==> inputs of v28 <==
==> flow/design.v <==
module multicycle_arithmetic(
    input clk, rst, start, 
    input [1:0] op, 
    input [7:0] a, b, 
    output reg done, 
    output reg [15:0] result
);
    reg [2:0] state;
    parameter IDLE = 3'b000, LOAD = 3'b001, ADD = 3'b010, SUB = 3'b011, 
              MUL = 3'b100, DIV = 3'b101, DONE = 3'b110;
    always @(posedge clk or posedge rst) begin
        if (rst) begin
            state <= IDLE;
            done <= 0;
            result <= 0;
        end else begin
            case (state)
                IDLE: begin
                    done <= 0;
                    if (start) state <= LOAD;
                end
                LOAD: begin
                    case (op)
                        2'b00: state <= ADD;
                        2'b01: state <= SUB;
                        2'b10: state <= MUL;
                        2'b11: state <= DIV;
                        default: state <= DONE;
                    endcase
                end
                ADD: begin
                    result <= a + b;
                    state <= DONE;
                end
                SUB: begin
                    result <= a - b;
                    state <= DONE;
                end
                MUL: begin
                    result <= a * b;
                    state <= DONE;
                end
                DIV: begin
                    result <= (b != 0) ? a / b : 16'hFFFF;  
                    state <= DONE;
                end
                DONE: begin
                    done <= 1;
                    state <= IDLE;
                end
                default: state <= IDLE;
            endcase
        end
    end
endmodule
==> flow/run.sh <==
#!/bin/bash
# the make line also repeats each setting of config.mk as NAME=value (left out here)
make -C /OpenROAD-flow-scripts/flow DESIGN_CONFIG=/design/flow/config.mk WORK_HOME=/design/flow/orfs CLKGATE_MAP_FILE= finish
==> flow/config.mk <==
export PLATFORM = sky130hd
export DESIGN_NAME = multicycle_arithmetic
export DESIGN_NICKNAME = multicycle_arithmetic
export VERILOG_FILES = /design/flow/design.v
export SDC_FILE = /design/flow/constraint.sdc
export NUM_CORES = 4
export LEC_CHECK = 0
export CAP_MARGIN = 20
export CORE_MARGIN = 2
export CORE_UTILIZATION = 72
export CTS_CLUSTER_DIAMETER = 225
export CTS_CLUSTER_SIZE = 56
export SETUP_SLACK_MARGIN = -1.61
export SLEW_MARGIN = 20
==> flow/constraint.sdc <==
create_clock -name core_clock -period 21.1 [get_ports {clk}]
set_input_delay 4.2200 -clock core_clock [delete_from_list [all_inputs] [get_ports {clk}]]
set_output_delay 4.2200 -clock core_clock [all_outputs]
set_load 0.01 [all_outputs]
==> v29 (differences from v28) <==
Settings changed: ABC_AREA set to 1, CORE_UTILIZATION 72 to 70, CTS_CLUSTER_DIAMETER 225 to 218, CTS_CLUSTER_SIZE 56 to 14, SETUP_SLACK_MARGIN -1.61 to unset.
==> flow/constraint.sdc (replaced) <==
create_clock -name core_clock -period 29.9 [get_ports {clk}]
set_input_delay 5.9800 -clock core_clock [delete_from_list [all_inputs] [get_ports {clk}]]
set_output_delay 5.9800 -clock core_clock [all_outputs]
set_load 0.01 [all_outputs]
==> v20 (differences from v28) <==
Settings changed: ABC_AREA set to 1, CAP_MARGIN 20 to 15, CORE_ASPECT_RATIO set to 1.35, CORE_UTILIZATION 72 to 40, CTS_CLUSTER_DIAMETER 225 to unset, CTS_CLUSTER_SIZE 56 to unset, SETUP_SLACK_MARGIN -1.61 to unset.
==> flow/constraint.sdc (replaced) <==
create_clock -name core_clock -period 35.0 [get_ports {clk}]
set_input_delay 7.0000 -clock core_clock [delete_from_list [all_inputs] [get_ports {clk}]]
set_output_delay 7.0000 -clock core_clock [all_outputs]
set_load 0.01 [all_outputs]
==> summary of the runs <==
- v28 ended with an error in 3_5_place_dp, error DPL-0033. v29 failed in 4_1_cts on DPL-0033. v20 finished with timing, DRC and antenna clean.
- Synthesized cell count: v20 is higher than v28 (about 20%).
- In v28 the synthesized area is lower than in v20, by about 1.6%.
- Die area: v28 < v29 < v20.

==> v21: inputs <==
// multicycle_arithmetic: RTL as listed in full above, without the edits since
Settings: LEC_CHECK=0, CAP_MARGIN=20, CORE_MARGIN=2, CORE_UTILIZATION=72, CTS_CLUSTER_DIAMETER=225, CTS_CLUSTER_SIZE=56, SLEW_MARGIN=20; clock period 23.5 ns.
run.sh (not shown) runs the stock make flow with config.mk's settings and CLKGATE_MAP_FILE=.
==> v2 (differences from v21) <==
Settings changed: CORE_UTILIZATION 72 to 40, CTS_CLUSTER_DIAMETER 225 to unset, CTS_CLUSTER_SIZE 56 to unset, SETUP_SLACK_MARGIN set to 5.0.
==> flow/constraint.sdc (replaced) <==
create_clock -name core_clock -period 34.5 [get_ports {clk}]
set_input_delay 6.9000 -clock core_clock [delete_from_list [all_inputs] [get_ports {clk}]]
set_output_delay 6.9000 -clock core_clock [all_outputs]
set_load 0.01 [all_outputs]
==> summary of the runs <==
v2 completed without violations. v21 aborted during detailed placement.
Synthesized area is the same in v2 and v21.
Die area: v2 is larger than v21 (about 80%).
Synthesized cell count is the same in v2 and v21.
==> figures <==
	v21	v2
Post-synthesis compound-gate area fraction	0.259	0.259
Site row count	41	55
Area of the die	13,500 um^2	24,000 um^2
Final estimated routing congestion in global placement	0.974	0.919
Die height	116 um	155 um
Share of the core filled by cells before placement	0.729	0.404
Width of the die	116 um	155 um
Area of the core region	12,500 um^2	22,500 um^2
# Cells Yosys	1,181	1,181
Run status	stopped before the end	no timing/DRC/antenna violations
Stage where the flow stopped	detailed placement	-

==> inputs of 02-19 <==
RTL: the design.v shown in full above, as it stands there.
Settings: LEC_CHECK=0, CAP_MARGIN=20, CORE_MARGIN=2, CORE_UTILIZATION=26, CTS_CLUSTER_SIZE=15, HOLD_SLACK_MARGIN=-0.08, SLEW_MARGIN=20; clock period 35.0 ns.
==> 12-05: changes against 02-19 <==
CORE_MARGIN = 10   (was 2)
CORE_UTILIZATION = 40   (was 26)
CTS_CLUSTER_DIAMETER = 290   (was not set)
CTS_CLUSTER_SIZE = 100   (was 15)
HOLD_SLACK_MARGIN = not set   (was -0.08)
SETUP_SLACK_MARGIN = -2.0   (was not set)
SLEW_MARGIN = 0   (was 20)
TNS_END_PERCENT = 25   (was not set)
==> 02-12: changes against 02-19 <==
CORE_UTILIZATION = 62   (was 26)
CTS_CLUSTER_SIZE = not set   (was 15)
HOLD_SLACK_MARGIN = not set   (was -0.08)
==> flow/constraint.sdc (replaced) <==
create_clock -name core_clock -period 35.7 [get_ports {clk}]
set_input_delay 7.1400 -clock core_clock [delete_from_list [all_inputs] [get_ports {clk}]]
set_output_delay 7.1400 -clock core_clock [all_outputs]
set_load 0.01 [all_outputs]
==> 01-24: changes against 02-19 <==
ABC_AREA = 1   (was not set)
CORE_UTILIZATION = 61   (was 26)
CTS_CLUSTER_DIAMETER = 322   (was not set)
CTS_CLUSTER_SIZE = 98   (was 15)
HOLD_SLACK_MARGIN = not set   (was -0.08)
==> flow/constraint.sdc (replaced) <==
create_clock -name core_clock -period 19.1 [get_ports {clk}]
set_input_delay 3.8200 -clock core_clock [delete_from_list [all_inputs] [get_ports {clk}]]
set_output_delay 3.8200 -clock core_clock [all_outputs]
set_load 0.01 [all_outputs]
==> results.txt <==
fresh numbers from the pnr run: number of max-cap violations 0, outcome finished clean, fin crit share 96.8%, total track usage 15.7%, post-CTS setup buffers 1, clk_buf instances 3, drt total wl 30.1 mm, Worst Hold Class flop to flop
Source of the figures above: 02-19

==> results.txt <==
fresh numbers from the pnr run: SO Viols setup timing, outcome finished with violations, number of max-cap violations 0, drt total wl 28.4 mm, total track usage 19.2%, fin crit share 100%, setup ws final -0.00368 ns, Setup-failing EPs final 1, Worst Hold Class flop to flop
Source of the figures above: 12-05

==> results.txt <==
fresh numbers from the pnr run: total track usage 34.0%, Worst Hold Class flop to flop, outcome finished clean, drt total wl 28.1 mm, clk_buf instances 3, fin crit share 97.3%
Source of the figures above: 02-12

==> results.txt <==
run metrics: Log Error [ERROR DPL-0038] Utilization greater than 100%, impossible to legalize, Placement Cell Area 0.0125 sq mm, outcome stopped before the end, area fraction in mux cells 0%, Exit stage 4_1_cts
Source of the figures above: 01-24

